==> flow/design.v <==
module ANDarray (regDst, ALUSrc, memToReg, regWrite, memRead, memWrite, branch, ALUOp1, ALUOp2, op);
	input[5:0] op;
	output regDst, ALUSrc, memToReg, regWrite, memRead, memWrite, branch, ALUOp1, ALUOp2;
	wire Rformat, lw, sw, beq;
	assign Rformat = (~op[0]) & (~op[1]) & (~op[2]) & (~op[3]) & (~op[4]) & (~op[5]), lw = (op[0]) & (op[1]) & (~op[2]) & (~op[3]) & (~op[4]) & (op[5]), sw = (op[0]) & (op[1]) & (~op[2]) & (op[3]) & (~op[4]) & (op[5]), beq = (~op[0]) & (~op[1]) & (op[2]) & (~op[3]) & (~op[4]) & (~op[5]);
	assign regDst = Rformat;
	assign ALUSrc = lw | sw;
	assign memToReg =  lw;
	assign regWrite = Rformat | lw;
	assign memRead = lw;
	assign memWrite = sw;
	assign branch = beq;
	assign ALUOp1 = Rformat;
	assign ALUOp2 = beq;
endmodule
module ALUControl(operation, ALUOp, ff);
	input[1:0] ALUOp;
	input [5:0] ff;
	output [2:0] operation;
	wire w0, w1, w2, w3;
	assign w0 = ff[0] | ff[3];
	assign operation[0] = ALUOp[1] & w0;
	assign w1 = ~ff[2];
	assign w2 = ~ALUOp[1];
	assign operation[1] = w2 | w1;
	assign w3 = ff[1] & ALUOp[1];
	assign operation[2] = w3 | ALUOp[0];
endmodule
module ALU32Bit(zero, carryOut, result, a, b, op);
	input [31:0] a, b;
	input [2:0] op;
	output reg [31:0] result;
	output zero, carryOut;
	reg carryOut;
	assign zero = (result == 0) ? 1 : 0;
	always @(a or b or op)
	begin
		carryOut = 1'b0;
		case(op)
			0: result = a & b;
			1: result = a | b;
			2: {carryOut, result[31:0]} = a + b;
			6: {carryOut, result[31:0]} = a - b;
			7: result = a < b ? 1 : 0;
			default: result = 0;
		endcase
	end
endmodule
module ALUUnit(clock, ALUOp, funct, a, b, result, zero, carryOut);
	input clock;
	input [1:0] ALUOp;
	input [5:0] funct;
	input [31:0] a, b;
	output reg [31:0] result;
	output reg zero, carryOut;
	reg [1:0] aluOpQ;
	reg [5:0] functQ;
	reg [31:0] aQ, bQ;
	wire [2:0] operation;
	wire [31:0] aluResult;
	wire aluZero, aluCarry;
	ALUControl ctl(operation, aluOpQ, functQ);
	ALU32Bit alu(aluZero, aluCarry, aluResult, aQ, bQ, operation);
	always @(posedge clock)
	begin
		aluOpQ <= ALUOp;
		functQ <= funct;
		aQ <= a;
		bQ <= b;
		result <= aluResult;
		zero <= aluZero;
		if (operation == 3'd2 || operation == 3'd6)
			carryOut <= aluCarry;
	end
endmodule
==> flow/run.sh <==
#!/bin/bash
# the make line also repeats each setting of config.mk as NAME=value (left out here)
make -C /OpenROAD-flow-scripts/flow DESIGN_CONFIG=/design/flow/config.mk WORK_HOME=/design/flow/orfs CLKGATE_MAP_FILE= finish
==> flow/config.mk <==
export PLATFORM = sky130hd
export DESIGN_NAME = ALUUnit
export DESIGN_NICKNAME = ALUUnit
export VERILOG_FILES = /design/flow/design.v
export SDC_FILE = /design/flow/constraint.sdc
export NUM_CORES = 4
export LEC_CHECK = 0
export ABC_AREA = 1
export CAP_MARGIN = 15
export CELL_PAD_IN_SITES_GLOBAL_PLACEMENT = 1
export CORE_ASPECT_RATIO = 1.28
export CORE_MARGIN = 8
export CORE_UTILIZATION = 54
export CTS_CLUSTER_DIAMETER = 181
export CTS_CLUSTER_SIZE = 45
export GPL_ROUTABILITY_DRIVEN = 0
export GPL_TIMING_DRIVEN = 0
export HOLD_SLACK_MARGIN = 0.25
export MAX_ROUTING_LAYER = met4
export SETUP_SLACK_MARGIN = 1.1
export SLEW_MARGIN = 20
==> flow/constraint.sdc <==
create_clock -name core_clock -period 5.0 [get_ports {clock}]
set_input_delay 1.0000 -clock core_clock [delete_from_list [all_inputs] [get_ports {clock}]]
set_output_delay 1.0000 -clock core_clock [all_outputs]
set_load 0.01 [all_outputs]
==> flow_summary.toml, run 1 <==
# implementation run metrics
[status]
status = "did not finish"
stop_stage = "global placement (3_3_place_gp)"
firstError = "[ERROR GPL-0301] Utilization 100.231 % exceeds 100%."

[logic_synthesis]
syn_area_mm2 = 0.008871
synthMuxAreaShare_pct = 0
largest_area_cell = "dfxtp_1"
synth-xor-area-share_pct = 0.1975
ys_cells = 1505
top_area_share_pct = 23.24
adder_share_pct = 14.56
aoi_share_pct = 6.911
synthCells = 1505
synthTopLogicFamily = "simple AND/OR/NAND/NOR gates"
synth-seq-area-share_pct = 23.58
ys.flops = 104
async_flop_share_pct = 0
yosysUniqueCellTypes = 33
synth_simple_gate_area_share_pct = 37.90
top_cell = "nand2_1"
yosys_area_mm2 = 0.008871
synthFlopType = "dfxtp_1"
edf_count = 1
common_cells = "nand2_1, inv_1, nor2_1"
yosysWarnings = 2
synth.area.top_cells = "dfxtp_1, nand2_1, inv_1"
fp_nets = 1680
avgSynthCellArea_um2 = 5.894

[floorplanning]
die_w_um = 129.3
die_area_mm2 = 0.02082
rows = 53
fp_util_pct = 54.60
core_mm2 = 0.01625
fp.dieH_um = 161.0
ios = 107
==> inputs of run 2 (changes only) <==
CAP_MARGIN = 20   (was 15)
CELL_PAD_IN_SITES_DETAIL_PLACEMENT = 1   (was default)
CELL_PAD_IN_SITES_GLOBAL_PLACEMENT = default   (was 1)
CORE_ASPECT_RATIO = default   (was 1.28)
CORE_MARGIN = 2   (was 8)
CORE_UTILIZATION = 60   (was 54)
CTS_CLUSTER_DIAMETER = default   (was 181)
CTS_CLUSTER_SIZE = 84   (was 45)
GPL_ROUTABILITY_DRIVEN = default   (was 0)
GPL_TIMING_DRIVEN = default   (was 0)
HOLD_SLACK_MARGIN = default   (was 0.25)
MAX_ROUTING_LAYER = default   (was met4)
SETUP_SLACK_MARGIN = default   (was 1.1)
clock period = 6.66 ns   (was 5.0 ns; I/O delays follow)
==> run 2 against run 1 <==
Die area is 24% lower. Synthesized area stayed put. Synthesized cell count stayed put. The flow stops in detailed placement (3_5_place_dp).
==> flow_summary.toml, run 2 <==
# implementation run metrics
[logic_synthesis]
yosysWarnings = 2
async_flop_share_pct = 0
largest_area_cell = "dfxtp_1"
synthCells = 1505
synthMuxAreaShare_pct = 0
ys.flops = 104
yosys_area_mm2 = 0.008871
synth-seq-area-share_pct = 23.58
yosysUniqueCellTypes = 33
top_cell = "nand2_1"
common_cells = "nand2_1, inv_1, nor2_1"
synth.area.top_cells = "dfxtp_1, nand2_1, inv_1"
ys_cells = 1505
adder_share_pct = 14.56
avgSynthCellArea_um2 = 5.894
synthFlopType = "dfxtp_1"
synthTopLogicFamily = "simple AND/OR/NAND/NOR gates"
aoi_share_pct = 6.911
synth-xor-area-share_pct = 0.1975
top_area_share_pct = 23.24
edf_count = 1
synth_simple_gate_area_share_pct = 37.90
fp_nets = 1680
syn_area_mm2 = 0.008871

[floorplanning]
ios = 107
fp.dieH_um = 125.6
core_mm2 = 0.01448
fp_util_pct = 61.27
die_area_mm2 = 0.01577
die_w_um = 125.6
rows = 44

[placed_design]
gp_congestion = 1.050
io_buffers = 104

[status]
stop_stage = "detailed placement (3_5_place_dp)"
firstError = "[ERROR DPL-0033] detailed placement checks failed during check placement."
status = "did not finish"
-- run 2: through the flow --
| stage | instances | cell area, um2 | setup slack (ns) | hold WS [ns] |
|---|---|---|---|---|
| 2_1_floorplan | 1505 | 8871 | 4.411 | 0.5735 |
| 3_3_place_gp | 1762 | 9961 | 3.634 | 0.6599 |
==> inputs of run 3 (changes only) <==
ABC_AREA = 0   (was 1)
CAP_MARGIN = 0   (was 20)
CELL_PAD_IN_SITES_DETAIL_PLACEMENT = default   (was 1)
CELL_PAD_IN_SITES_GLOBAL_PLACEMENT = 2   (was default)
CORE_ASPECT_RATIO = 0.5   (was default)
CORE_MARGIN = 8   (was 2)
CORE_UTILIZATION = 48   (was 60)
CTS_CLUSTER_DIAMETER = 231   (was default)
CTS_CLUSTER_SIZE = 22   (was 84)
GPL_ROUTABILITY_DRIVEN = 0   (was default)
GPL_TIMING_DRIVEN = 1   (was default)
MAX_ROUTING_LAYER = met4   (was default)
PLACE_DENSITY_LB_ADDON = 0.13   (was default)
SETUP_SLACK_MARGIN = 1.92   (was default)
TNS_END_PERCENT = 10   (was default)
clock period = 6.93 ns   (was 6.66 ns; I/O delays follow)
==> run 3 against run 2 <==
The run fails in global placement (3_3_place_gp). Synthesized cell count shrank 41%. Synthesized area shrank 18%. Die area grew 24%.
==> flow_summary.toml, run 3 <==
# implementation run metrics
[status]
status = "did not finish"
stop_stage = "global placement (3_3_place_gp)"
firstError = "[ERROR FLW-0024] Place density exceeds 1.0 (current PLACE_DENSITY_LB_ADDON =  0.13). Please check if the value of  PLACE_DENSITY_LB_ADDON is between 0 and 0.99."

[floorplanning]
fp_util_pct = 49.61
rows = 31
die_w_um = 189.9
core_mm2 = 0.01462
fp.dieH_um = 102.9
ios = 107
die_area_mm2 = 0.01954

[logic_synthesis]
top_cell = "dfxtp_1"
yosysWarnings = 2
ys_cells = 882
common_cells = "dfxtp_1, ha_1, inv_1"
yosys_area_mm2 = 0.007254
largest_area_cell = "dfxtp_1"
aoi_share_pct = 29.25
synth_simple_gate_area_share_pct = 15.82
synthFlopType = "dfxtp_1"
avgSynthCellArea_um2 = 8.225
yosysUniqueCellTypes = 78
edf_count = 1
top_area_share_pct = 28.42
fp_nets = 1057
ys.flops = 104
synth-seq-area-share_pct = 28.84
synthCells = 882
synth-xor-area-share_pct = 0.4829
synthMuxAreaShare_pct = 0.4312
synthTopLogicFamily = "AND-OR/OR-AND gates"
synth.area.top_cells = "dfxtp_1, ha_1, a21oi_1"
syn_area_mm2 = 0.007254
adder_share_pct = 17.80
async_flop_share_pct = 0
==> inputs of run 4 (changes only) <==
CELL_PAD_IN_SITES_GLOBAL_PLACEMENT = default   (was 2)
CORE_ASPECT_RATIO = default   (was 0.5)
CORE_MARGIN = 7   (was 8)
CORE_UTILIZATION = 72   (was 48)
CTS_CLUSTER_DIAMETER = default   (was 231)
CTS_CLUSTER_SIZE = 34   (was 22)
GPL_ROUTABILITY_DRIVEN = default   (was 0)
PLACE_DENSITY_LB_ADDON = default   (was 0.13)
SETUP_SLACK_MARGIN = 0.61   (was 1.92)
clock period = 4.69 ns   (was 6.93 ns; I/O delays follow)
==> run 4 against run 3 <==
The run now finishes clean. Synthesized cell count is the same. Synthesized area is the same. Die area shrank 33%.
==> flow_summary.toml, run 4 <==
# physical design summary
[status]
status = "finished clean"

[clock_tree]
clock_latency_ns = 0.42
h-tree-depth = 3
clock_sinks = 104
cts-root-buf = "clkbuf_8"
clock_path_buffers = 2
cts.clk_slew.worst_paths_ns = 0.11
cts_tree = "yes"
cts.hold.buffers_added = 0
cts_buffers = 9

[critical_path]
worstRegToRegCells = 16
cp-endpoint = "zero$_DFF_P_"
crit_slowest_cell = "nor4_2"
crit_family = "AND-OR/OR-AND gates"
reg2reg_from = "aQ[0]$_DFF_P_"
worst-path-stages = 16
worstPathRequired_ns = 5.03
r2r_end = "zero$_DFF_P_"
worstPathMaxFanout = 5
cp.arrival_ns = 4.63
crit_type = "flop to flop"
end_kind = "flop"
crit_buf_inv = 3
critPathLaunch = "aQ[0]$_DFF_P_"
cp-start-kind = "flop"
critPathMaxStageDelay_ns = 0.53
cpMostUsedCell = "buf_4"
crit_chain = "buf_4 -> ha_4 -> inv_2 -> fa_2 -> nor2b_2 -> o211ai_1 -> a211o_1 -> buf_4 -> a21oi_1 -> a41oi_1 -> nand2b_1 -> o221a_2 -> o221ai_1 -> nor4_2 -> nand3_2 -> nor3_2"
r2r_slack_ns = 0.40

[logic_synthesis]
async_flop_share_pct = 0
synth-seq-area-share_pct = 28.84
fp_nets = 1057
aoi_share_pct = 29.25
synthTopLogicFamily = "AND-OR/OR-AND gates"
synthCells = 882
avgSynthCellArea_um2 = 8.225
yosysWarnings = 2
synthFlopType = "dfxtp_1"
synth-xor-area-share_pct = 0.4829
yosysUniqueCellTypes = 78
common_cells = "dfxtp_1, ha_1, inv_1"
yosys_area_mm2 = 0.007254
largest_area_cell = "dfxtp_1"
syn_area_mm2 = 0.007254
ys.flops = 104
synthMuxAreaShare_pct = 0.4312
adder_share_pct = 17.80
ys_cells = 882
synth.area.top_cells = "dfxtp_1, ha_1, a21oi_1"
edf_count = 1
top_area_share_pct = 28.42
synth_simple_gate_area_share_pct = 15.82
top_cell = "dfxtp_1"

[power]
p_clk_mw = 0.568
p_seq_mw = 1.02
powerComb_mw = 0.973
leakagePower_nw = 3.881
seq_power_share_pct = 39.9
irDropWorstVdd_v = 0.0003166
p_switching_mw = 0.9448
pwr_density_cell_mw_per_mm2 = 290.3
pwr-share-clk_pct = 22.1
internal_power_mw = 1.620
sw_frac_of_total_pct = 36.83
power-top-group = "sequential cells"
finalPower_mw = 2.565
comb_power_share_pct = 37.9

[grt]
grt_pass1_vias = 7980
gr-total-overflow = 0
grt_pass1_wl_um = 38970
antenna_found_initial = 0
grt_max_degree = 33
grtUsageTotal_pct = 38.03

[floorplanning]
fp_util_pct = 74.22
core_mm2 = 0.009774
die_w_um = 114.4
rows = 36
ios = 107
fp.dieH_um = 114.4
die_area_mm2 = 0.01308

[sta]
finalClockPeriodUsage_pct = 91.47
tns_ns = 0
setup_viol = 0
drv_slew = 0
finalHoldViolCount = 0
rsz0062_at_grt = "true"
fin_skew_ns = 0.02352
slew_headroom_pct = 43.48
worst_pin_slew_ns = 0.8478
timing.fmax_ghz = 0.2331
period_minus_slack_ns = 4.290

[drt]
routed_wl_um = 27620
drc_errors = 0
antenna_cells = 0
dr_total_vias = 8492
drtAntennaViolNets = 0
drt-initial-drc-count = 1793
wl_per_cell_um = 24.84
viasPerCell = 7.637
firstDrtPassIters = 15

[placed_design]
gp_congestion = 1.084
placed_cells = 1086
post_dp_cell_area_mm2 = 0.008344
dpl.hpwl_um = 17720
io_buffers = 104

[finish]
fin_cells = 1112
combGateArea_mm2 = 0.004855
area_growth_pct = 21.80
fill_cells = 413
seqCellArea_mm2 = 0.002097
fin_nets = 1150
stdcell_area_mm2 = 0.008836

[hold_path]
min_to = "result[4]$_DFF_P_"
hold_path.class = "flop to flop"
holdPathStages = 2
min_from = "bQ[4]$_DFF_P_"

[job]
maxCapViolations = 0
warnings = 99
-- run 4: cell type report --
class | count | area share (%)
Multi-Input combinational cell | 644 | 54.94
Sequential cell | 104 | 23.73
Timing Repair Buffer | 123 | 13.40
Inverter | 93 | 3.951
Tap cell | 133 | 1.883
Clock buffer | 9 | 1.402
Clock inverter | 6 | 0.6939
-- run 4: per-stage QoR --
step | hold slack [ns] | util [%] | worst slack (ns)
detailed placement | 0.6717 | 85.37 | 0.5548
floorplan | 0.5471 | - | 1.120
global route | 0.7872 | 90.40 | 0.2605
global placement | 0.6024 | 85.37 | 0.6394
finish | 0.7576 | 90.40 | 0.4001
CTS | 0.6856 | 87.40 | 0.6134
-- run 4: repair_timing --
item / in CTS / in global routing
endpoints found under the hold margin: 0 / 0
endpoints found under the setup margin: 2 / 2
setup buffers: 0 / 11
gates resized: 5 / 49
pin swaps: 0 / 17
-- run 4: metal layers --
metal | wire, um | global-route usage [%] | up-vias
met5 | 0 | - | -
met4 | 2614 | 24.60 | 0
met3 | 4173 | 10.18 | 409
met2 | 11660 | 58.08 | 1003
met1 | 9171 | 43.71 | 3691
li1 | - | - | 3389
==> inputs of run 5 (changes only) <==
ABC_AREA = 1   (was 0)
CAP_MARGIN = 20   (was 0)
CORE_MARGIN = 2   (was 7)
CORE_UTILIZATION = 70   (was 72)
CTS_CLUSTER_DIAMETER = 121   (was default)
CTS_CLUSTER_SIZE = 36   (was 34)
GPL_TIMING_DRIVEN = default   (was 1)
HOLD_SLACK_MARGIN = 0.29   (was default)
MAX_ROUTING_LAYER = default   (was met4)
SETUP_SLACK_MARGIN = default   (was 0.61)
TNS_END_PERCENT = default   (was 10)
clock period = 3.48 ns   (was 4.69 ns; I/O delays follow)
==> run 5 against run 4 <==
Clock-buffer cell count is 4 higher. Synthesized area is 22% higher. Critical path depth is 4 higher. Flip-flop count stayed put. Wire length is 4.9% higher. Die area is 3.9% higher.
==> flow_summary.toml, run 5 <==
# physical design summary
[grt]
antenna_found_initial = 0
gr-total-overflow = 0
grt_pass1_vias = 9411
grtUsageTotal_pct = 43.62
grt_max_degree = 25
grt_pass1_wl_um = 45510

[placed_design]
io_buffers = 104
gp_congestion = 1.066
dpl_worst_slack_ns = 0.4749
dpl.hpwl_um = 22050

[sta]
timing.fmax_ghz = 0.3075
drv_slew = 0
rsz0062_at_grt = "false"
worst_pin_slew_ns = 0.6693
setup_slack_ns = 0.2282
fin_skew_ns = 0.01020
finalClockPeriodUsage_pct = 93.44
finalHoldViolCount = 0
slew_headroom_pct = 54.91
setup_viol = 0
period_minus_slack_ns = 3.252
tns_ns = 0

[clock_tree]
cts.hold.buffers_added = 0
cts_buffers = 9
cts-root-buf = "clkbuf_16"
clock_latency_ns = 0.37
cts_tree = "yes"
h-tree-depth = 3
cts.clk_slew.worst_paths_ns = 0.07
clock_sinks = 104
clock_path_buffers = 2

[logic_synthesis]
synthMuxAreaShare_pct = 0
common_cells = "nand2_1, inv_1, nor2_1"
synth-xor-area-share_pct = 0.1975
fp_nets = 1680
synthTopLogicFamily = "simple AND/OR/NAND/NOR gates"
ys.flops = 104
synth.area.top_cells = "dfxtp_1, nand2_1, inv_1"
avgSynthCellArea_um2 = 5.894
yosysWarnings = 2
yosysUniqueCellTypes = 33
async_flop_share_pct = 0
yosys_area_mm2 = 0.008871
ys_cells = 1505
synthCells = 1505
adder_share_pct = 14.56
synth_simple_gate_area_share_pct = 37.90
edf_count = 1
aoi_share_pct = 6.911
top_cell = "nand2_1"
synthFlopType = "dfxtp_1"
largest_area_cell = "dfxtp_1"
synth-seq-area-share_pct = 23.58
syn_area_mm2 = 0.008871
top_area_share_pct = 23.24

[critical_path]
cpMostUsedCell = "nand2_1"
worstRegToRegCells = 20
crit_buf_inv = 2
worst-path-stages = 20
crit_slowest_cell = "fa_1"
critPathLaunch = "bQ[0]$_DFF_P_"
cp-start-kind = "flop"
crit_type = "flop to flop"
crit_chain = "ha_1 -> inv_1 -> fa_1 -> inv_1 -> nand2_1 -> nand2_1 -> nand3_1 -> nand2_1 -> nand2_1 -> nand2_1 -> nand2_1 -> nand2_1 -> nand2_1 -> nand3_1 -> nand2_1 -> nor2_1 -> nand2_1 -> nor2_1 -> nand3_1 -> nor2_1"
cp.arrival_ns = 3.56
r2r_end = "zero$_DFF_P_"
worstPathRequired_ns = 3.79
cp-endpoint = "zero$_DFF_P_"
reg2reg_from = "bQ[0]$_DFF_P_"
crit_family = "simple AND/OR/NAND/NOR gates"
worstPathMaxFanout = 5
r2r_slack_ns = 0.23
critPathMaxStageDelay_ns = 0.43
end_kind = "flop"

[hold_path]
min_to = "result[0]$_DFF_P_"
holdPathStages = 4
hold_path.class = "flop to flop"
min_from = "bQ[0]$_DFF_P_"

[floorplanning]
ios = 107
fp.dieH_um = 116.6
fp_util_pct = 70.87
rows = 41
die_area_mm2 = 0.01359
core_mm2 = 0.01252
die_w_um = 116.6

[power]
sw_frac_of_total_pct = 37.26
irDropWorstVdd_v = 0.0003716
comb_power_share_pct = 35.8
leakagePower_nw = 5.789
pwr-share-clk_pct = 27.9
p_seq_mw = 1.35
powerComb_mw = 1.33
p_clk_mw = 1.04
seq_power_share_pct = 36.3
p_switching_mw = 1.384
internal_power_mw = 2.330
pwr_density_cell_mw_per_mm2 = 361.7
power-top-group = "sequential cells"

[drt]
drc_errors = 0
viasPerCell = 5.732
routed_wl_um = 28980
firstDrtPassIters = 10
dr_total_vias = 10140
antenna_cells = 0
wl_per_cell_um = 16.38
drtAntennaViolNets = 0
drt-initial-drc-count = 1658

[finish]
fin_nets = 1767
area_growth_pct = 15.73

[job]
warnings = 98
maxCapViolations = 0

[status]
status = "finished clean"
==> run 5: per-stage QoR <==
step	instance area [um2]	cells	util [%]	hold WS, ns	total power, mW
CTS	10260	1769	82.00	0.6926	3.657
global placement	9968	1753	79.64	0.6606	2.578
floorplan	8871	1505	-	0.5735	2.174
finish	10270	1769	82.02	0.6882	3.714
detailed placement	9968	1753	79.64	0.6620	2.623
global route	10270	1769	82.02	0.7266	3.882
==> run 5: final cells by class <==
type / count / area (um2)
clock inverter: 3 / 23.77
fill: 911 / 2251
multi-input combinational: 1025 / 5286
sequential: 104 / 2092
timing repair buffer: 112 / 1101
inverter: 340 / 1276
clock buffer: 13 / 271.5
tap: 172 / 215.2
==> run 5: repair_timing <==
action,4_1_cts,5_1_grt
buffers inserted,0,0
gates resized,0,1
endpoints found under the setup margin,0,1
==> run 5: per-layer routing <==
metal  share of wire, %  global-route usage [%]  up-vias
li1                   -                       -     4713
met1                 37                   53.03     4399
met2                 44                   69.96      827
met3                 13                   12.77      201
met4                5.6                   23.06        0
met5                  0                       0        -
==> inputs of run 6 (changes only) <==
CAP_MARGIN = 0   (was 20)
CORE_MARGIN = 7   (was 2)
CORE_UTILIZATION = 37   (was 70)
CTS_CLUSTER_DIAMETER = default   (was 121)
CTS_CLUSTER_SIZE = default   (was 36)
GPL_TIMING_DRIVEN = 1   (was default)
HOLD_SLACK_MARGIN = default   (was 0.29)
MAX_ROUTING_LAYER = met4   (was default)
PLACE_DENSITY_LB_ADDON = 0.13   (was default)
TNS_END_PERCENT = 10   (was default)
clock period = 6.93 ns   (was 3.48 ns; I/O delays follow)
==> run 6 against run 5 <==
Global-route usage fell by 22 points. Largest power group unchanged. Sequential power fell by about 50%. Power fell by 49%. Core utilization fell by 37 points. Design area rose by 1.8%. Flip-flop count did not move. Critical path type unchanged. Highest routed layer unchanged. Critical path depth fell by 4.
==> flow_summary.toml, run 6 <==
# physical design summary
[status]
status = "finished clean"

[sta]
timing.fmax_ghz = 0.3024
finalHoldViolCount = 0
fin_skew_ns = 0.01435
finalClockPeriodUsage_pct = 47.72
worst_pin_slew_ns = 0.9810
period_minus_slack_ns = 3.307
rsz0062_at_grt = "false"
slew_headroom_pct = 34.52
setup_viol = 0
tns_ns = 0
drv_slew = 0

[grt]
antenna_found_initial = 0
gr-total-overflow = 0
grtUsageTotal_pct = 21.92
gr-max-usage-layer = "met2"
grt_pass1_vias = 8667
grt_use_met2_pct = 34.22
grt_util_met3_pct = 2.795
grt_max_degree = 32
grt_pass1_wl_um = 47210
gr-usage-met1_pct = 29.70

[logic_synthesis]
aoi_share_pct = 6.911
avgSynthCellArea_um2 = 5.894
top_area_share_pct = 23.24
synth-xor-area-share_pct = 0.1975
syn_area_mm2 = 0.008871
synth-seq-area-share_pct = 23.58
adder_share_pct = 14.56
ys.flops = 104
fp_nets = 1680
synthFlopType = "dfxtp_1"
yosysWarnings = 2
yosys_area_mm2 = 0.008871
top_cell = "nand2_1"
ys_cells = 1505
async_flop_share_pct = 0
yosysUniqueCellTypes = 33
synthTopLogicFamily = "simple AND/OR/NAND/NOR gates"
largest_area_cell = "dfxtp_1"
synth_simple_gate_area_share_pct = 37.90
synthMuxAreaShare_pct = 0
edf_count = 1
synth.area.top_cells = "dfxtp_1, nand2_1, inv_1"
common_cells = "nand2_1, inv_1, nor2_1"
synthCells = 1505

[placed_design]
gp_congestion = 0.9332
io_buffers = 104
dpl.hpwl_um = 25220
placed_cells = 1896

[critical_path]
cp-endpoint = "zero$_DFF_P_"
worstPathRequired_ns = 7.23
critPathLaunch = "aQ[8]$_DFF_P_"
r2r_end = "zero$_DFF_P_"
crit_chain = "inv_1 -> ha_1 -> nand2_1 -> nor2_1 -> nand3_1 -> nand3_1 -> nand2_1 -> nand2_1 -> nand2_1 -> nand3_1 -> nand2_1 -> nor2_1 -> nand3_1 -> nor2_1 -> nand3_1 -> nor2_1"
critPathMaxStageDelay_ns = 0.47
worstRegToRegCells = 16
r2r_slack_ns = 3.62
crit_buf_inv = 1
crit_slowest_cell = "ha_1"
cp-start-kind = "flop"
cp.arrival_ns = 3.61
crit_family = "simple AND/OR/NAND/NOR gates"
worst-path-stages = 16
reg2reg_from = "aQ[8]$_DFF_P_"
worstPathMaxFanout = 9
end_kind = "flop"
crit_type = "flop to flop"

[hold_path]
min_to = "carryOut$_DFFE_PP_"
min_from = "aluOpQ[1]$_DFF_P_"
hold_path.class = "flop to flop"
holdPathStages = 1

[drt]
antenna_cells = 0
dr_total_vias = 8979
drc_errors = 0
drtAntennaViolNets = 0
wl_per_cell_um = 15.88
routed_wl_um = 30340
viasPerCell = 4.699
drt-initial-drc-count = 511
firstDrtPassIters = 5

[clock_tree]
cts_buffers = 9
post_cts_resized = 0
clock_latency_ns = 0.36
cts.hold.buffers_added = 0
clock_path_buffers = 2
cts.clk_slew.worst_paths_ns = 0.08
cts_setup_buffers = 0
h-tree-depth = 3
clock_sinks = 104
cts_tree = "yes"
cts-root-buf = "clkbuf_16"

[power]
powerComb_mw = 0.657
leakagePower_nw = 5.787
p_seq_mw = 0.673
irDropWorstVdd_v = 0.00008995
finalPower_mw = 1.902
pwr-share-clk_pct = 30.0
pwr_density_cell_mw_per_mm2 = 182.0
p_clk_mw = 0.572
power-top-group = "sequential cells"
p_switching_mw = 0.6928
comb_power_share_pct = 34.6
sw_frac_of_total_pct = 36.42
seq_power_share_pct = 35.4
internal_power_mw = 1.209

[floorplanning]
fp.dieH_um = 168.8
core_mm2 = 0.02347
ios = 107
fp_util_pct = 37.79
rows = 56
die_area_mm2 = 0.02851
die_w_um = 168.8

[job]
maxCapViolations = 0
warnings = 96

[finish]
fin_cells = 1911
fill_cells = 2587
combGateArea_mm2 = 0.005299
seqCellArea_mm2 = 0.002092
fin_nets = 1763
area_growth_pct = 17.84
run 6: area by class of cell:
cell class,count,area share (%)
Inverter,340,12.21
Timing Repair Buffer,108,10.25
Multi-Input combinational cell,1025,50.69
Sequential cell,104,20.01
Clock inverter,6,0.8737
Clock buffer,9,2.154
Tap cell,319,3.818
run 6: through the flow:
step | hold slack, ns | area, um2 | util, % | worst slack [ns]
2_1_floorplan | 0.5735 | 8871 | - | 4.681
3_3_place_gp | 0.6680 | 10140 | 43.19 | 3.693
3_5_place_dp | 0.6720 | 10140 | 43.19 | 3.721
4_1_cts | 0.6947 | 10450 | 44.54 | 3.698
5_1_grt | 0.7197 | 10450 | 44.54 | 3.398
6_report | 0.6875 | 10450 | 44.54 | 3.623
run 6: layer usage:
| metal | vias to the layer above | share of wire [%] |
|---|---|---|
| li1 | 4696 | - |
| met1 | 4001 | 49 |
| met2 | 248 | 44 |
| met3 | 34 | 5.7 |
| met4 | 0 | 2.1 |
| met5 | - | 0 |
==> inputs of run 7 (changes only) <==
ABC_AREA = default   (was 1)
CAP_MARGIN = 20   (was 0)
CORE_MARGIN = 2   (was 7)
CORE_UTILIZATION = 61   (was 37)
GPL_TIMING_DRIVEN = default   (was 1)
MAX_ROUTING_LAYER = default   (was met4)
PLACE_DENSITY_LB_ADDON = default   (was 0.13)
SETUP_SLACK_MARGIN = 0.4   (was default)
TNS_END_PERCENT = default   (was 10)
clock period = 2.97 ns   (was 6.93 ns; I/O delays follow)
==> run 7 against run 6 <==
The run now fails in global routing (5_1_grt). Synthesized cell count fell by 41%. Synthesized area is 18% lower. Die area down 55%.
==> flow_summary.toml, run 7 <==
# implementation run metrics
[logic_synthesis]
syn_area_mm2 = 0.007254
yosysWarnings = 2
synthMuxAreaShare_pct = 0.4312
synth_simple_gate_area_share_pct = 15.82
common_cells = "dfxtp_1, ha_1, inv_1"
top_area_share_pct = 28.42
top_cell = "dfxtp_1"
synth.area.top_cells = "dfxtp_1, ha_1, a21oi_1"
largest_area_cell = "dfxtp_1"
edf_count = 1
aoi_share_pct = 29.25
synthFlopType = "dfxtp_1"
synthTopLogicFamily = "AND-OR/OR-AND gates"
synth-seq-area-share_pct = 28.84
yosysUniqueCellTypes = 78
ys.flops = 104
synth-xor-area-share_pct = 0.4829
avgSynthCellArea_um2 = 8.225
synthCells = 882
fp_nets = 1057
yosys_area_mm2 = 0.007254
ys_cells = 882
async_flop_share_pct = 0
adder_share_pct = 17.80

[floorplanning]
ios = 107
die_w_um = 113.1
fp_util_pct = 62.99
core_mm2 = 0.01152
fp.dieH_um = 113.1
rows = 39
die_area_mm2 = 0.01278

[status]
firstError = "[ERROR GRT-0116] Global routing finished with congestion. Check the congestion regions in the DRC Viewer."
stop_stage = "global routing (5_1_grt)"
status = "did not finish"

[grt]
gr-total-overflow = 2
grtUsageTotal_pct = 70.99

[clock_tree]
clock_path_buffers = 2
cts_buffers = 9
h-tree-depth = 3
cts-root-buf = "clkbuf_16"
cts.hold.buffers_added = 0
clock_sinks = 104

[placed_design]
placed_cells = 1306
io_buffers = 104
post_dp_cell_area_mm2 = 0.01012
dpl.hpwl_um = 20780
gp_congestion = 1.050
## run 7: repair_timing
action / in CTS
pin swaps: 43
gates resized: 125
buffers inserted: 18
setup endpoints to repair: 26
## run 7: metal layers
layer	track usage, %	GRT overflow
met2	89.94	1
met3	54.47	0
met5	18.43	0
met1	70.41	0
met4	69.76	1
## run 7: through the flow
stage	TNS (ns)	hold WS, ns	setup slack (ns)	power, mW
detailed placement	-3.882	0.7922	-0.9227	3.376
CTS	-2.967	0.6626	-0.7843	4.865
global placement	-2.621	0.7993	-0.7505	3.291
floorplan	-0.5290	0.5578	-0.4709	2.464
==> inputs of run 8 (changes only) <==
ABC_AREA = 0   (was default)
CAP_MARGIN = 15   (was 20)
CELL_PAD_IN_SITES_DETAIL_PLACEMENT = 2   (was default)
CELL_PAD_IN_SITES_GLOBAL_PLACEMENT = 1   (was default)
CORE_ASPECT_RATIO = 1.28   (was default)
CORE_MARGIN = 8   (was 2)
CORE_UTILIZATION = 54   (was 61)
CTS_CLUSTER_DIAMETER = 249   (was default)
CTS_CLUSTER_SIZE = 45   (was default)
GPL_ROUTABILITY_DRIVEN = 1   (was default)
GPL_TIMING_DRIVEN = 0   (was default)
HOLD_SLACK_MARGIN = 0.25   (was default)
MAX_ROUTING_LAYER = met4   (was default)
SETUP_SLACK_MARGIN = -0.0   (was 0.4)
SLEW_MARGIN = 30   (was 20)
clock period = 5.0 ns   (was 2.97 ns; I/O delays follow)
==> run 8 against run 7 <==
The flow stops in detailed placement (3_5_place_dp). Die area increased by 36%. Synthesized area unchanged. Synthesized cell count unchanged.
==> flow_summary.toml, run 8 <==
# implementation run metrics
[status]
stop_stage = "detailed placement (3_5_place_dp)"
firstError = "[ERROR DPL-0033] detailed placement checks failed during check placement."
status = "did not finish"

[logic_synthesis]
synthCells = 882
top_cell = "dfxtp_1"
adder_share_pct = 17.80
edf_count = 1
syn_area_mm2 = 0.007254
async_flop_share_pct = 0
synth-xor-area-share_pct = 0.4829
yosysWarnings = 2
fp_nets = 1057
synthMuxAreaShare_pct = 0.4312
common_cells = "dfxtp_1, ha_1, inv_1"
synthTopLogicFamily = "AND-OR/OR-AND gates"
ys_cells = 882
avgSynthCellArea_um2 = 8.225
synth_simple_gate_area_share_pct = 15.82
synthFlopType = "dfxtp_1"
ys.flops = 104
synth.area.top_cells = "dfxtp_1, ha_1, a21oi_1"
yosysUniqueCellTypes = 78
synth-seq-area-share_pct = 28.84
largest_area_cell = "dfxtp_1"
yosys_area_mm2 = 0.007254
aoi_share_pct = 29.25
top_area_share_pct = 28.42

[placed_design]
io_buffers = 104
gp_congestion = 1.056

[floorplanning]
core_mm2 = 0.01333
die_w_um = 118.4
fp_util_pct = 54.41
ios = 107
fp.dieH_um = 147.1
die_area_mm2 = 0.01743
rows = 48
-- run 8: metrics by stage --
stage / cell area (um2) / std cells
after floorplan: 7254 / 882
after global placement: 8514 / 1161
==> inputs of run 9 (changes only) <==
ABC_AREA = 1   (was 0)
CAP_MARGIN = 0   (was 15)
CELL_PAD_IN_SITES_DETAIL_PLACEMENT = default   (was 2)
CELL_PAD_IN_SITES_GLOBAL_PLACEMENT = default   (was 1)
CORE_ASPECT_RATIO = default   (was 1.28)
CORE_MARGIN = 7   (was 8)
CORE_UTILIZATION = 72   (was 54)
CTS_CLUSTER_DIAMETER = default   (was 249)
CTS_CLUSTER_SIZE = 72   (was 45)
GPL_ROUTABILITY_DRIVEN = default   (was 1)
GPL_TIMING_DRIVEN = 1   (was 0)
HOLD_SLACK_MARGIN = default   (was 0.25)
PLACE_DENSITY = 0.66   (was default)
SETUP_SLACK_MARGIN = -0.3   (was -0.0)
SLEW_MARGIN = 20   (was 30)
TNS_END_PERCENT = 100   (was default)
clock period = 3.8 ns   (was 5.0 ns; I/O delays follow)
==> run 9 against run 8 <==
The run now finishes clean. Synthesized cell count up 71%. Die area down 10%. Synthesized area up 22%.
==> flow_summary.toml, run 9 <==
# physical design summary
[power]
pwr-share-clk_pct = 27.7
irDropWorstVdd_v = 0.0004001
p_seq_mw = 1.23
powerComb_mw = 1.20
sw_frac_of_total_pct = 36.37
internal_power_mw = 2.139
p_clk_mw = 0.930
seq_power_share_pct = 36.7
p_switching_mw = 1.223
pwr_density_cell_mw_per_mm2 = 329.5
leakagePower_nw = 5.773
power-top-group = "sequential cells"
comb_power_share_pct = 35.7

[logic_synthesis]
synthTopLogicFamily = "simple AND/OR/NAND/NOR gates"
synthCells = 1505
syn_area_mm2 = 0.008871
synth_simple_gate_area_share_pct = 37.90
yosys_area_mm2 = 0.008871
common_cells = "nand2_1, inv_1, nor2_1"
synth-seq-area-share_pct = 23.58
top_cell = "nand2_1"
edf_count = 1
aoi_share_pct = 6.911
largest_area_cell = "dfxtp_1"
synth-xor-area-share_pct = 0.1975
top_area_share_pct = 23.24
synthFlopType = "dfxtp_1"
synthMuxAreaShare_pct = 0
ys.flops = 104
yosysWarnings = 2
fp_nets = 1680
async_flop_share_pct = 0
synth.area.top_cells = "dfxtp_1, nand2_1, inv_1"
avgSynthCellArea_um2 = 5.894
ys_cells = 1505
adder_share_pct = 14.56
yosysUniqueCellTypes = 33

[clock_tree]
post_cts_resized = 0
cts-root-buf = "clkbuf_16"
clock_path_buffers = 2
cts_tree = "yes"
clock_latency_ns = 0.36
cts_buffers = 9
h-tree-depth = 3
cts_setup_buffers = 0
cts.hold.buffers_added = 0
clock_sinks = 104
cts.clk_slew.worst_paths_ns = 0.07

[floorplanning]
core_mm2 = 0.01201
die_area_mm2 = 0.01563
fp_util_pct = 73.85
rows = 40
die_w_um = 125
ios = 107
fp.dieH_um = 125

[sta]
period_minus_slack_ns = 3.247
fin_skew_ns = 0.01145
setup_viol = 0
timing.fmax_ghz = 0.3080
rsz0062_at_grt = "false"
finalClockPeriodUsage_pct = 85.44
slew_headroom_pct = 57.27
worst_pin_slew_ns = 0.6361
drv_slew = 0
tns_ns = 0
finalHoldViolCount = 0

[finish]
area_growth_pct = 15.01
stdcell_area_mm2 = 0.01020
fin_nets = 1764
fin_cells = 1740
fill_cells = 790
combGateArea_mm2 = 0.005284
seqCellArea_mm2 = 0.002092

[critical_path]
crit_type = "flop to flop"
cpMostUsedCell = "nand2_1"
critPathMaxStageDelay_ns = 0.42
reg2reg_from = "bQ[0]$_DFF_P_"
cp.arrival_ns = 3.54
cp-start-kind = "flop"
worstRegToRegCells = 18
worst-path-stages = 18
crit_slowest_cell = "fa_1"
crit_family = "simple AND/OR/NAND/NOR gates"
crit_buf_inv = 2
cp-endpoint = "zero$_DFF_P_"
r2r_end = "zero$_DFF_P_"
critPathLaunch = "bQ[0]$_DFF_P_"
crit_chain = "ha_1 -> inv_1 -> fa_1 -> inv_1 -> nand2_1 -> nand2_1 -> nand4_1 -> nand3_1 -> nand2_1 -> nand2_1 -> nand2_1 -> nand3_1 -> nand2_1 -> nor2_1 -> nand2_1 -> nor2_1 -> nand3_1 -> nor2_1"
worstPathRequired_ns = 4.10
end_kind = "flop"
worstPathMaxFanout = 5
r2r_slack_ns = 0.55

[grt]
grt_pass1_wl_um = 43670
antenna_found_initial = 0
gr-total-overflow = 0
grt_max_degree = 32
grt_pass1_vias = 9224
grtUsageTotal_pct = 34.92

[placed_design]
io_buffers = 104
placed_cells = 1725
dpl.hpwl_um = 21540
post_dp_cell_area_mm2 = 0.009915
gp_congestion = 1.071

[drt]
drc_errors = 0
wl_per_cell_um = 15.75
antenna_cells = 0
firstDrtPassIters = 6
drt-initial-drc-count = 1425
viasPerCell = 5.693
dr_total_vias = 9905
drtAntennaViolNets = 0
routed_wl_um = 27410

[job]
maxCapViolations = 0
warnings = 98

[status]
status = "finished clean"

[hold_path]
min_from = "aluOpQ[1]$_DFF_P_"
holdPathStages = 1
min_to = "carryOut$_DFFE_PP_"
hold_path.class = "flop to flop"
==> run 9: metal layers <==
metal	up-vias	global-route usage, %	part of all wire, %
met2	734	53.05	43
li1	4700	-	-
met3	180	9.732	14
met1	4291	41.26	38
met5	-	-	0
met4	0	19.92	5.9
==> run 9: metrics by stage <==
stage / util, % / worst slack (ns) / hold WS, ns / power [mW]
floorplan: - / 1.551 / 0.5735 / 1.991
global placement: 82.54 / 0.9367 / 0.6495 / 2.352
detailed placement: 82.54 / 0.7817 / 0.6462 / 2.394
CTS: 84.94 / 0.7582 / 0.6657 / 3.316
global route: 84.94 / 0.3796 / 0.7100 / 3.525
finish: 84.94 / 0.5533 / 0.6722 / 3.362
==> run 9: layout make-up <==
class / instances / area share, %
Multi-Input combinational cell: 1025 / 51.79
Sequential cell: 104 / 20.51
Inverter: 340 / 12.51
Timing Repair Buffer: 109 / 10.57
Clock buffer: 11 / 2.281
Tap cell: 147 / 1.803
Clock inverter: 4 / 0.5396
==> inputs of run 10 (changes only) <==
ABC_AREA = default   (was 1)
CAP_MARGIN = 40   (was 0)
CORE_ASPECT_RATIO = 0.5   (was default)
CORE_MARGIN = 2   (was 7)
CORE_UTILIZATION = 49   (was 72)
CTS_CLUSTER_DIAMETER = 378   (was default)
CTS_CLUSTER_SIZE = 91   (was 72)
GPL_TIMING_DRIVEN = default   (was 1)
PLACE_DENSITY = default   (was 0.66)
PLACE_DENSITY_LB_ADDON = 0.06   (was default)
SETUP_SLACK_MARGIN = -0.15   (was -0.3)
TNS_END_PERCENT = 5   (was 100)
clock period = 5.0 ns   (was 3.8 ns; I/O delays follow)
==> run 10 against run 9 <==
Die area rose by 1.5%. Highest routed layer unchanged. Wire length fell by 20%. Clock-buffer cell count fell by 1. Synthesized area fell by 18%. Worst hold slack got worse by 0.013 ns. Non-clock buffer count rose by 7. Clock skew fell by 0.0034 ns. Synthesized cell count fell by 41%. Combinational power fell by 32%. First-iteration DRC count fell by 54%.
==> flow_summary.toml, run 10 <==
# physical design summary
[status]
status = "finished clean"

[logic_synthesis]
synthMuxAreaShare_pct = 0.4312
ys_cells = 882
synth-seq-area-share_pct = 28.84
synth-xor-area-share_pct = 0.4829
synth.area.top_cells = "dfxtp_1, ha_1, a21oi_1"
yosysWarnings = 2
synthCells = 882
largest_area_cell = "dfxtp_1"
adder_share_pct = 17.80
top_area_share_pct = 28.42
avgSynthCellArea_um2 = 8.225
yosysUniqueCellTypes = 78
synth_simple_gate_area_share_pct = 15.82
ys.flops = 104
common_cells = "dfxtp_1, ha_1, inv_1"
aoi_share_pct = 29.25
synthTopLogicFamily = "AND-OR/OR-AND gates"
edf_count = 1
syn_area_mm2 = 0.007254
synthFlopType = "dfxtp_1"
fp_nets = 1057
async_flop_share_pct = 0
yosys_area_mm2 = 0.007254
top_cell = "dfxtp_1"

[finish]
fin_nets = 1143
fill_cells = 1342
area_growth_pct = 20.59

[sta]
worst_pin_slew_ns = 0.8582
whs_ns = 0.6593
finalClockPeriodUsage_pct = 88.47
finalHoldViolCount = 0
setup_viol = 0
slew_headroom_pct = 41.30
drv_slew = 0
period_minus_slack_ns = 4.423
timing.fmax_ghz = 0.2261
rsz0062_at_grt = "false"
tns_ns = 0
fin_skew_ns = 0.007996

[grt]
gr-max-usage-layer = "met2"
grt_max_degree = 31
grt_pass1_wl_um = 34800
grt_pass1_vias = 6675
grt_util_met3_pct = 6.049
antenna_found_initial = 0
gr-total-overflow = 0
grt_use_met2_pct = 43.24
grtUsageTotal_pct = 28.56
gr-usage-met1_pct = 39.14

[clock_tree]
clock_path_buffers = 2
post_cts_resized = 0
cts.clk_slew.worst_paths_ns = 0.08
clock_sinks = 104
cts_tree = "yes"
cts_setup_buffers = 0
cts_buffers = 9
cts.hold.buffers_added = 0
cts-root-buf = "clkbuf_16"
clock_latency_ns = 0.36
h-tree-depth = 3

[critical_path]
crit_family = "AND-OR/OR-AND gates"
worstRegToRegCells = 14
cp-endpoint = "zero$_DFF_P_"
critPathMaxStageDelay_ns = 0.78
worstPathMaxFanout = 4
worstPathRequired_ns = 5.29
worst-path-stages = 14
reg2reg_from = "aQ[0]$_DFF_P_"
crit_slowest_cell = "a2111oi_0"
critPathLaunch = "aQ[0]$_DFF_P_"
cp-start-kind = "flop"
cp.arrival_ns = 4.71
end_kind = "flop"
crit_buf_inv = 1
r2r_slack_ns = 0.58
r2r_end = "zero$_DFF_P_"
crit_type = "flop to flop"
crit_chain = "inv_1 -> ha_1 -> fa_1 -> or2_1 -> a2111o_1 -> and2_1 -> o31ai_1 -> o221a_2 -> o221ai_1 -> a2111oi_0 -> nor4b_2 -> and4b_1 -> nand3_1 -> nor3_2"

[hold_path]
min_from = "aluOpQ[1]$_DFF_P_"
holdPathStages = 2
hold_path.class = "flop to flop"
min_to = "result[0]$_DFF_P_"

[power]
powerComb_mw = 0.810
power-top-group = "sequential cells"
internal_power_mw = 1.612
sw_frac_of_total_pct = 33.81
pwr_density_cell_mw_per_mm2 = 278.4
comb_power_share_pct = 33.3
pwr-share-clk_pct = 27.9
leakagePower_nw = 3.875
seq_power_share_pct = 38.8
irDropWorstVdd_v = 0.0001548
p_clk_mw = 0.680
p_seq_mw = 0.945
p_switching_mw = 0.8234

[floorplanning]
die_w_um = 176.1
rows = 31
core_mm2 = 0.01447
fp_util_pct = 50.14
fp.dieH_um = 90.04
ios = 107
die_area_mm2 = 0.01585

[job]
maxCapViolations = 0
warnings = 96

[drt]
drtAntennaViolNets = 0
drt-initial-drc-count = 651
drc_errors = 0
firstDrtPassIters = 5
wl_per_cell_um = 18.73
dr_total_vias = 7045
viasPerCell = 6.016
antenna_cells = 0
routed_wl_um = 21940

[placed_design]
dpl.hpwl_um = 16730
gp_congestion = 0.9566
io_buffers = 104
run 10: stage by stage:
step | setup slack [ns] | util [%] | total power, mW | std cells | instance area (um2)
floorplan | 1.430 | - | 1.443 | 882 | 7254
global placement | 0.7413 | 58.53 | 1.743 | 1155 | 8468
detailed placement | 0.6805 | 58.53 | 1.755 | 1155 | 8468
CTS | 0.6524 | 60.47 | 2.435 | 1171 | 8748
global route | 0.3559 | 60.47 | 2.566 | 1171 | 8748
finish | 0.5766 | 60.47 | 2.435 | 1171 | 8748
run 10: routing by layer:
| metal | vias to the layer above | part of all wire, % |
|---|---|---|
| met4 | 0 | 1.5 |
| met2 | 305 | 43 |
| met5 | - | 0 |
| li1 | 3380 | - |
| met3 | 31 | 8.3 |
| met1 | 3329 | 47 |
run 10: area by class of cell:
type	count	area (um2)	area share, %
Multi-Input combinational cell	644	4636	52.99
Sequential cell	104	2092	23.91
Clock inverter	6	51.30	0.5864
Timing Repair Buffer	116	1144	13.07
Inverter	93	349.1	3.990
Clock buffer	10	229.0	2.617
Tap cell	198	247.7	2.832
==> inputs of run 11 (changes only) <==
CAP_MARGIN = 20   (was 40)
CORE_ASPECT_RATIO = default   (was 0.5)
CORE_UTILIZATION = 65   (was 49)
CTS_CLUSTER_DIAMETER = default   (was 378)
CTS_CLUSTER_SIZE = default   (was 91)
MAX_ROUTING_LAYER = default   (was met4)
PLACE_DENSITY_LB_ADDON = default   (was 0.06)
SETUP_SLACK_MARGIN = default   (was -0.15)
TNS_END_PERCENT = default   (was 5)
clock period = 3.74 ns   (was 5.0 ns; I/O delays follow)
==> run 11 against run 10 <==
The layout now fails its checks (negative setup slack). Clock power increased by 6.9%. Critical path depth unchanged. Power rose by 33%. Critical endpoint unchanged. Largest cell class unchanged.
==> flow_summary.toml, run 11 <==
# physical design summary
[status]
status = "complete, but fails checks"
check-failures = "negative setup slack"

[power]
irDropWorstVdd_v = 0.0003636
power-top-group = "sequential cells"
internal_power_mw = 2.104
comb_power_share_pct = 38.3
powerComb_mw = 1.24
sw_frac_of_total_pct = 35.03
finalPower_mw = 3.238
p_seq_mw = 1.27
seq_power_share_pct = 39.3
pwr_density_cell_mw_per_mm2 = 352.3
pwr-share-clk_pct = 22.5
leakagePower_nw = 4.185
p_clk_mw = 0.727
p_switching_mw = 1.134

[sta]
drv_slew = 0
setup_slack_ns = -0.2957
whs_ns = 0.6590
setup_viol = 2
fin_skew_ns = 0.01603
rsz0062_at_grt = "true"
slew_headroom_pct = 41.68
finalClockPeriodUsage_pct = 107.9
worst_pin_slew_ns = 0.8700
period_minus_slack_ns = 4.036
timing.fmax_ghz = 0.2478
finalHoldViolCount = 0

[logic_synthesis]
async_flop_share_pct = 0
synth.area.top_cells = "dfxtp_1, ha_1, a21oi_1"
edf_count = 1
syn_area_mm2 = 0.007254
synthMuxAreaShare_pct = 0.4312
synth_simple_gate_area_share_pct = 15.82
synthFlopType = "dfxtp_1"
top_area_share_pct = 28.42
synth-xor-area-share_pct = 0.4829
adder_share_pct = 17.80
yosys_area_mm2 = 0.007254
aoi_share_pct = 29.25
synth-seq-area-share_pct = 28.84
ys.flops = 104
ys_cells = 882
fp_nets = 1057
synthCells = 882
yosysUniqueCellTypes = 78
avgSynthCellArea_um2 = 8.225
top_cell = "dfxtp_1"
common_cells = "dfxtp_1, ha_1, inv_1"
yosysWarnings = 2
synthTopLogicFamily = "AND-OR/OR-AND gates"
largest_area_cell = "dfxtp_1"

[floorplanning]
core_mm2 = 0.01089
fp.dieH_um = 109.6
fp_util_pct = 66.63
rows = 38
die_w_um = 109.6
ios = 107
die_area_mm2 = 0.01202

[clock_tree]
cts_buffers = 9
cts.clk_slew.worst_paths_ns = 0.11
cts.hold.buffers_added = 0
clock_latency_ns = 0.41
cts-root-buf = "clkbuf_8"
cts_tree = "yes"
h-tree-depth = 3
clock_path_buffers = 2
clock_sinks = 104

[finish]
fin_nets = 1212
area_growth_pct = 26.70
fill_cells = 627
combGateArea_mm2 = 0.004727
fin_cells = 1183
seqCellArea_mm2 = 0.002093
stdcell_area_mm2 = 0.009191

[placed_design]
io_buffers = 104
dpl.hpwl_um = 17820
post_dp_cell_area_mm2 = 0.008896
gp_congestion = 1.041
placed_cells = 1165

[drt]
drc_errors = 0
topRoutingLayerUsed = "met4"
dr_total_vias = 7957
routed_wl_um = 24310
met3_length_um = 3167
drt-initial-drc-count = 1071
wl_met1_um = 8922
viasPerCell = 6.726
firstDrtPassIters = 8
drtAntennaViolNets = 0
dr_wl_met2_um = 10990
wl_per_cell_um = 20.55

[critical_path]
critPathMaxStageDelay_ns = 0.53
crit_chain = "inv_2 -> ha_4 -> fa_2 -> or2_4 -> a2111o_1 -> and2_4 -> a221oi_4 -> o21ai_2 -> or4_1 -> or4_4 -> nor4b_4 -> and4b_1 -> nand3_2 -> nor3_2"
worstRegToRegCells = 14
reg2reg_from = "aQ[0]$_DFF_P_"
r2r_end = "zero$_DFF_P_"
worstPathMaxFanout = 2
cp.arrival_ns = 4.38
cp-endpoint = "zero$_DFF_P_"
crit_type = "flop to flop"
end_kind = "flop"
critPathLaunch = "aQ[0]$_DFF_P_"
crit_buf_inv = 1
crit_family = "simple AND/OR/NAND/NOR gates"
cp-start-kind = "flop"
crit_slowest_cell = "or4_1"
worstPathRequired_ns = 4.08
r2r_slack_ns = -0.30
worst-path-stages = 14

[grt]
grt_pass1_vias = 7553
gr-total-overflow = 0
grtUsageTotal_pct = 39.62
grt_pass1_wl_um = 36810
grt_max_degree = 21
antenna_found_initial = 0

[hold_path]
min_to = "result[0]$_DFF_P_"
hold_path.class = "flop to flop"
min_from = "aluOpQ[1]$_DFF_P_"
holdPathStages = 2

[job]
warnings = 101
maxCapViolations = 0
==> run 11: repair_timing <==
action	in CTS	in global routing
resized	12	11
endpoints found under the setup margin	1	3
pin swaps	4	5
setup buffers	1	0
==> run 11: metrics by stage <==
step	setup TNS, ns	util (%)	worst slack (ns)
2_1_floorplan	0	-	0.1699
3_3_place_gp	-0.1841	81.68	-0.1841
3_5_place_dp	-0.2280	81.71	-0.2280
4_1_cts	-0.09591	84.02	-0.09591
5_1_grt	-0.5813	84.39	-0.3818
6_report	-0.3328	84.42	-0.2957
==> run 11: area by class of cell <==
type                       instances  share of cell area, %
inverter                          93                  3.798
multi-input combinational        644                  51.43
clock inverter                     6                 0.7351
antenna                            1                0.02723
clock buffer                      10                  1.389
timing repair buffer             185                  17.94
sequential                       104                  22.77
tap                              140                  1.906
==> run 11: metal layers <==
layer  up-vias  track usage [%]
met1      3602            47.73
met2       678            64.29
met5         -                0
met3       166            12.51
met4         0            18.35
li1       3511                -
==> inputs of run 12 (changes only) <==
CAP_MARGIN = 0   (was 20)
CORE_UTILIZATION = 72   (was 65)
CTS_CLUSTER_SIZE = 100   (was default)
HOLD_SLACK_MARGIN = 0.29   (was default)
MAX_ROUTING_LAYER = met4   (was default)
SETUP_SLACK_MARGIN = 0.36   (was default)
TNS_END_PERCENT = 60   (was default)
clock period = 2.73 ns   (was 3.74 ns; I/O delays follow)
==> run 12 against run 11 <==
The flow now stops in detailed placement (3_5_place_dp). Synthesized area did not move. Synthesized cell count did not move. Die area is 9.4% lower.
==> flow_summary.toml, run 12 <==
# implementation run metrics
[placed_design]
io_buffers = 104
gp_congestion = 1.160

[logic_synthesis]
synth.area.top_cells = "dfxtp_1, ha_1, a21oi_1"
synth-seq-area-share_pct = 28.84
adder_share_pct = 17.80
synth-xor-area-share_pct = 0.4829
fp_nets = 1057
largest_area_cell = "dfxtp_1"
syn_area_mm2 = 0.007254
synthMuxAreaShare_pct = 0.4312
synthTopLogicFamily = "AND-OR/OR-AND gates"
aoi_share_pct = 29.25
synth_simple_gate_area_share_pct = 15.82
async_flop_share_pct = 0
ys.flops = 104
yosysWarnings = 2
yosys_area_mm2 = 0.007254
synthCells = 882
avgSynthCellArea_um2 = 8.225
edf_count = 1
yosysUniqueCellTypes = 78
top_area_share_pct = 28.42
top_cell = "dfxtp_1"
synthFlopType = "dfxtp_1"
common_cells = "dfxtp_1, ha_1, inv_1"
ys_cells = 882

[status]
stop_stage = "detailed placement (3_5_place_dp)"
status = "did not finish"
firstError = "[ERROR DPL-0038] Utilization greater than 100%, impossible to legalize"

[floorplanning]
fp_util_pct = 74.22
die_area_mm2 = 0.01089
die_w_um = 104.4
core_mm2 = 0.009774
ios = 107
fp.dieH_um = 104.4
rows = 36
## run 12: metrics by stage
stage,setup TNS (ns),std cells
3_3_place_gp,-5.727,1337
2_1_floorplan,-1.504,882
Power is estimated from default activity; no workload was simulated.
